// clock
module clock(
    input clk,
    input rst,
    input adjust, up, up_ten,
    input h24, world_clock,
    input usa, england, spain,
    input sw_stopwatch,
    input sw_timer,
    input sw_alarm_set,
    input btn_stp_start,
    input btn_stp_reset,
    input btn_alarm_toggle,
    input btn_alarm_stop,
    output [7:0] seg_data, seg_com, seg7,
    output am, pm,
    output led4, led6, led8, 
    output LCD_RS, LCD_RW, LCD_E,
    output [7:0] LCD_DATA,
    output [3:0] rgb_r,
    output piezo_out 
    );
    wire tick_1hz;
    wire [1:0] adjust_mode;
    wire [3:0] cur_h_ten, cur_h_one, cur_m_ten, cur_m_one, cur_s_ten, cur_s_one;
    wire [3:0] disp_h_ten, disp_h_one; 
    wire [3:0] stp_m10, stp_m1, stp_s10, stp_s1, stp_ms10, stp_ms1;
    wire [3:0] stp_run_m10, stp_run_m1, stp_run_s10, stp_run_s1, stp_run_ms10, stp_run_ms1;
    wire [3:0] stp_lap_m10, stp_lap_m1, stp_lap_s10, stp_lap_s1, stp_lap_ms10, stp_lap_ms1;
  ...
Settings: LEC_CHECK=0, ABC_AREA=0, CAP_MARGIN=20, CORE_ASPECT_RATIO=1.13, CORE_MARGIN=2, CORE_UTILIZATION=17, CTS_CLUSTER_DIAMETER=95, CTS_CLUSTER_SIZE=32, GPL_ROUTABILITY_DRIVEN=1, GPL_TIMING_DRIVEN=0, MAX_ROUTING_LAYER=met4, MIN_ROUTING_LAYER=met2, PLACE_DENSITY_LB_ADDON=0.06, SETUP_SLACK_MARGIN=0.77, SLEW_MARGIN=30; clock period 13.3 ns.
run.sh (not shown) runs the stock make flow with config.mk's settings and CLKGATE_MAP_FILE=.
Edit:
==> flow/config.mk (replaced) <==
export PLATFORM = sky130hd
export DESIGN_NAME = clock
export DESIGN_NICKNAME = clock
export VERILOG_FILES = /design/flow/design.v
export SDC_FILE = /design/flow/constraint.sdc
export NUM_CORES = 4
export LEC_CHECK = 0
export CAP_MARGIN = 20
export CORE_MARGIN = 2
export CORE_UTILIZATION = 52
export SLEW_MARGIN = 20
==> flow/constraint.sdc (replaced) <==
create_clock -name core_clock -period 11.5 [get_ports {clk}]
set_input_delay 2.3000 -clock core_clock [delete_from_list [all_inputs] [get_ports {clk}]]
set_output_delay 2.3000 -clock core_clock [all_outputs]
set_load 0.01 [all_outputs]
Now the flow ran to the end with violations: negative setup slack.
Worst setup slack loses 0.96 ns.
Wire length decreases by a quarter to a third.
Area after synthesis is unchanged.
Count of clock-buffer cells in the layout increases by 20.
Synthesized cell count is unchanged.
Critical path depth decreases by 3.
Final area decreases by a few percent.
Edit:
--- a/flow/config.mk
+++ b/flow/config.mk
@@ -8,4 +8,7 @@
 export CAP_MARGIN = 20
 export CORE_MARGIN = 2
-export CORE_UTILIZATION = 52
+export CORE_UTILIZATION = 71
+export CTS_CLUSTER_DIAMETER = 218
+export CTS_CLUSTER_SIZE = 22
+export SETUP_SLACK_MARGIN = 1.63
 export SLEW_MARGIN = 20
==> flow/constraint.sdc (replaced) <==
create_clock -name core_clock -period 13.5 [get_ports {clk}]
set_input_delay 2.7000 -clock core_clock [delete_from_list [all_inputs] [get_ports {clk}]]
set_output_delay 2.7000 -clock core_clock [all_outputs]
set_load 0.01 [all_outputs]
This time the run completed with no timing, DRC or antenna violations.
Design area went down by 6.9%.
Synthesized cell count stays the same.
Wire length went up by 16%.
Critical path depth went up by 4.
Register-to-register slack gets better by 2.0 ns.
Utilization went up by 17 points.
Final cell count went down by 9.3%.
Edit:
--- a/flow/config.mk
+++ b/flow/config.mk
@@ -8,7 +8,4 @@
 export CAP_MARGIN = 20
 export CORE_MARGIN = 2
-export CORE_UTILIZATION = 71
-export CTS_CLUSTER_DIAMETER = 218
-export CTS_CLUSTER_SIZE = 22
-export SETUP_SLACK_MARGIN = 1.63
+export CORE_UTILIZATION = 40
 export SLEW_MARGIN = 20
==> flow/constraint.sdc (replaced) <==
create_clock -name core_clock -period 18.6 [get_ports {clk}]
set_input_delay 3.7200 -clock core_clock [delete_from_list [all_inputs] [get_ports {clk}]]
set_output_delay 3.7200 -clock core_clock [all_outputs]
set_load 0.01 [all_outputs]
Clock skew drops by 0.027 ns.
Cell area drops by 2.7%.
Wire length drops by 16%.
Utilization drops by 37 points.
Via count drops by 14%.
Sequential cell count does not change.
Hold slack gets worse by 0.059 ns.
Setup slack gets better by 0.30 ns.

========
== v48 ==
Starting RTL as in the previous note.
==> flow/design.v (excerpt) <==
module clock(
    input clk,
    input rst,
    input adjust, up, up_ten,
    input h24, world_clock,
    input usa, england, spain,
    input sw_stopwatch,
    input sw_timer,
    input sw_alarm_set,
    input btn_stp_start,
    input btn_stp_reset,
    input btn_alarm_toggle,
    input btn_alarm_stop,
    output [7:0] seg_data, seg_com, seg7,
    output am, pm,
    output led4, led6, led8, 
    output LCD_RS, LCD_RW, LCD_E,
    output [7:0] LCD_DATA,
    output [3:0] rgb_r,
    output piezo_out 
    );
    wire tick_1hz;
    wire [1:0] adjust_mode;
    wire [3:0] cur_h_ten, cur_h_one, cur_m_ten, cur_m_one, cur_s_ten, cur_s_one;
    wire [3:0] disp_h_ten, disp_h_one; 
    wire [3:0] stp_m10, stp_m1, stp_s10, stp_s1, stp_ms10, stp_ms1;
    wire [3:0] stp_run_m10, stp_run_m1, stp_run_s10, stp_run_s1, stp_run_ms10, stp_run_ms1;
    wire [3:0] stp_lap_m10, stp_lap_m1, stp_lap_s10, stp_lap_s1, stp_lap_ms10, stp_lap_ms1;
    wire [3:0] tm_m10, tm_m1, tm_s10, tm_s1;
    wire [3:0] tm_set_m10, tm_set_m1, tm_set_s10, tm_set_s1;
    wire timer_alarm_on; 
    wire [3:0] al_h10, al_h1, al_m10, al_m1;
    wire real_alarm_trig; 
    wire alarm_is_on;     
    reg [3:0] final_h_ten, final_h_one, final_m_ten, final_m_one, final_s_ten, final_s_one;
    clk_div u_clk_div( .clk(clk), .rst(rst), .tick_1hz(tick_1hz) );
    time_counter u_counter(
        .clk(clk), .rst(rst), .tick_1hz(tick_1hz),
        .adjust( adjust & ~sw_stopwatch & ~sw_timer & ~sw_alarm_set ), 
        .up(     up     & ~sw_stopwatch & ~sw_timer & ~sw_alarm_set ), 
        .up_ten( up_ten & ~sw_stopwatch & ~sw_timer & ~sw_alarm_set ),
        .cur_h_ten(cur_h_ten), .cur_h_one(cur_h_one),
        .cur_m_ten(cur_m_ten), .cur_m_one(cur_m_one),
  ...
clock: 5.97 ns
lec_check: 0
abc_area: 0
cap_margin: 20
core_aspect_ratio: 0.56
core_margin: 2
core_utilization: 72
cts_cluster_diameter: 27
cts_cluster_size: 14
gpl_routability_driven: 1
hold_slack_margin: -0.07
place_density_lb_addon: 0.29
setup_slack_margin: 0.66
slew_margin: 20
v48 did not make it past global routing, where a tool error ended it.
Input changes introduced in v15 (baseline for comparison: v48):
Settings: ABC_AREA removed (was 0); GPL_ROUTABILITY_DRIVEN removed (was 1); CTS_CLUSTER_SIZE changed from 14 to 22; PLACE_DENSITY_LB_ADDON removed (was 0.29); CORE_ASPECT_RATIO removed (was 0.56); HOLD_SLACK_MARGIN removed (was -0.07); CTS_CLUSTER_DIAMETER removed (was 27); SETUP_SLACK_MARGIN removed (was 0.66); the clock period (ns, I/O delays scaled along) changed from 5.97 to 11.7.
### Flow results
The higher die width came out of v48.
Between v48 and v15, the difference in area enclosed by the die boundary is negligible.
Area of placed instances, v48 and v15, lower one = v15.
Taking v48 as the reference, in v15 area of the placeable core grew by about 0.8%; number of placement rows now sits higher.
v15 finished all stages; however, its layout fails the closing checks, the failures being setup timing.
Modified inputs, v36 compared to v15
Settings: a deleted CTS_CLUSTER_SIZE that had been 22; a change of CORE_UTILIZATION from 72 to 40; a change of the clock period (ns, I/O delays scaled along) from 11.7 to 20.0.
### Flow results
v36 finished all stages; the layout is clean. The higher sequential share of layout area came out of v36. Note that the instance area at placement recorded for v15 amounts to 1.07 times the value seen in v36. Total of flip-flops plus latches after synthesis came out exactly the same in v15 and v36. Hold slack: v36 vs v15 up 0.0033 ns. Headroom to the max-slew limit: v15 and v36 compared, higher one is v36. From v15 to v36 the numbers moved as follows: filler-free cell count of the finished design +35, clock buffer count from CTS picked up an extra 3, count of vias placed by the detailed router went down 5038.

========
Starting RTL as in the previous note.
Settings: LEC_CHECK=0, ABC_AREA=1, CAP_MARGIN=20, CORE_MARGIN=2, CORE_UTILIZATION=72, CTS_CLUSTER_DIAMETER=202, CTS_CLUSTER_SIZE=22, PLACE_DENSITY_LB_ADDON=0.25, SETUP_SLACK_MARGIN=-0.73, SLEW_MARGIN=20; clock period 10.3 ns.
The starting point finished with setup timing left.
Next try:
- ABC_AREA: 1 -> default
- CORE_UTILIZATION: 72 -> 40
- CTS_CLUSTER_DIAMETER: 202 -> default
- CTS_CLUSTER_SIZE: 22 -> default
- PLACE_DENSITY_LB_ADDON: 0.25 -> default
- SETUP_SLACK_MARGIN: -0.73 -> 2.99
- clock period: 10.3 -> 18.6 ns (I/O delays scaled with it)
What happened: The new run completed without violations. Area after synthesis stays flat. Final area drops by 5.1%. Global-route usage drops by 23 points. Worst hold slack gets worse by 8.7 ps. Setup slack gets better by 4700 ps.
Next try:
- ABC_AREA: default -> 1
- CORE_UTILIZATION: 40 -> 65
- SETUP_SLACK_MARGIN: 2.99 -> default
- clock period: 18.6 -> 12.4 ns (I/O delays scaled with it)
After rerunning: First-iteration DRC count rose by well over a third; routed wire length rose by a few percent; clock skew rose by 15 ps; synthesized cell count rose by about a fifth; cell count rose by roughly a tenth; setup slack degrades by 2800 ps; sequential share of layout area fell by 1.4 points.
Next try:
- ABC_AREA: 1 -> default
- CTS_CLUSTER_DIAMETER: default -> 218
- SETUP_SLACK_MARGIN: default -> 1.63
- clock period: 12.4 -> 10.6 ns (I/O delays scaled with it)
=> The new run completed and failed the layout checks on setup timing; wire length goes up by about 24%; first-iteration DRC count goes up by about 90%; via count goes up by about 6.4%; worst setup slack gets worse by 2300 ps; die size is about the same; critical path depth goes down by 29; core utilization goes up by 2.9 points.
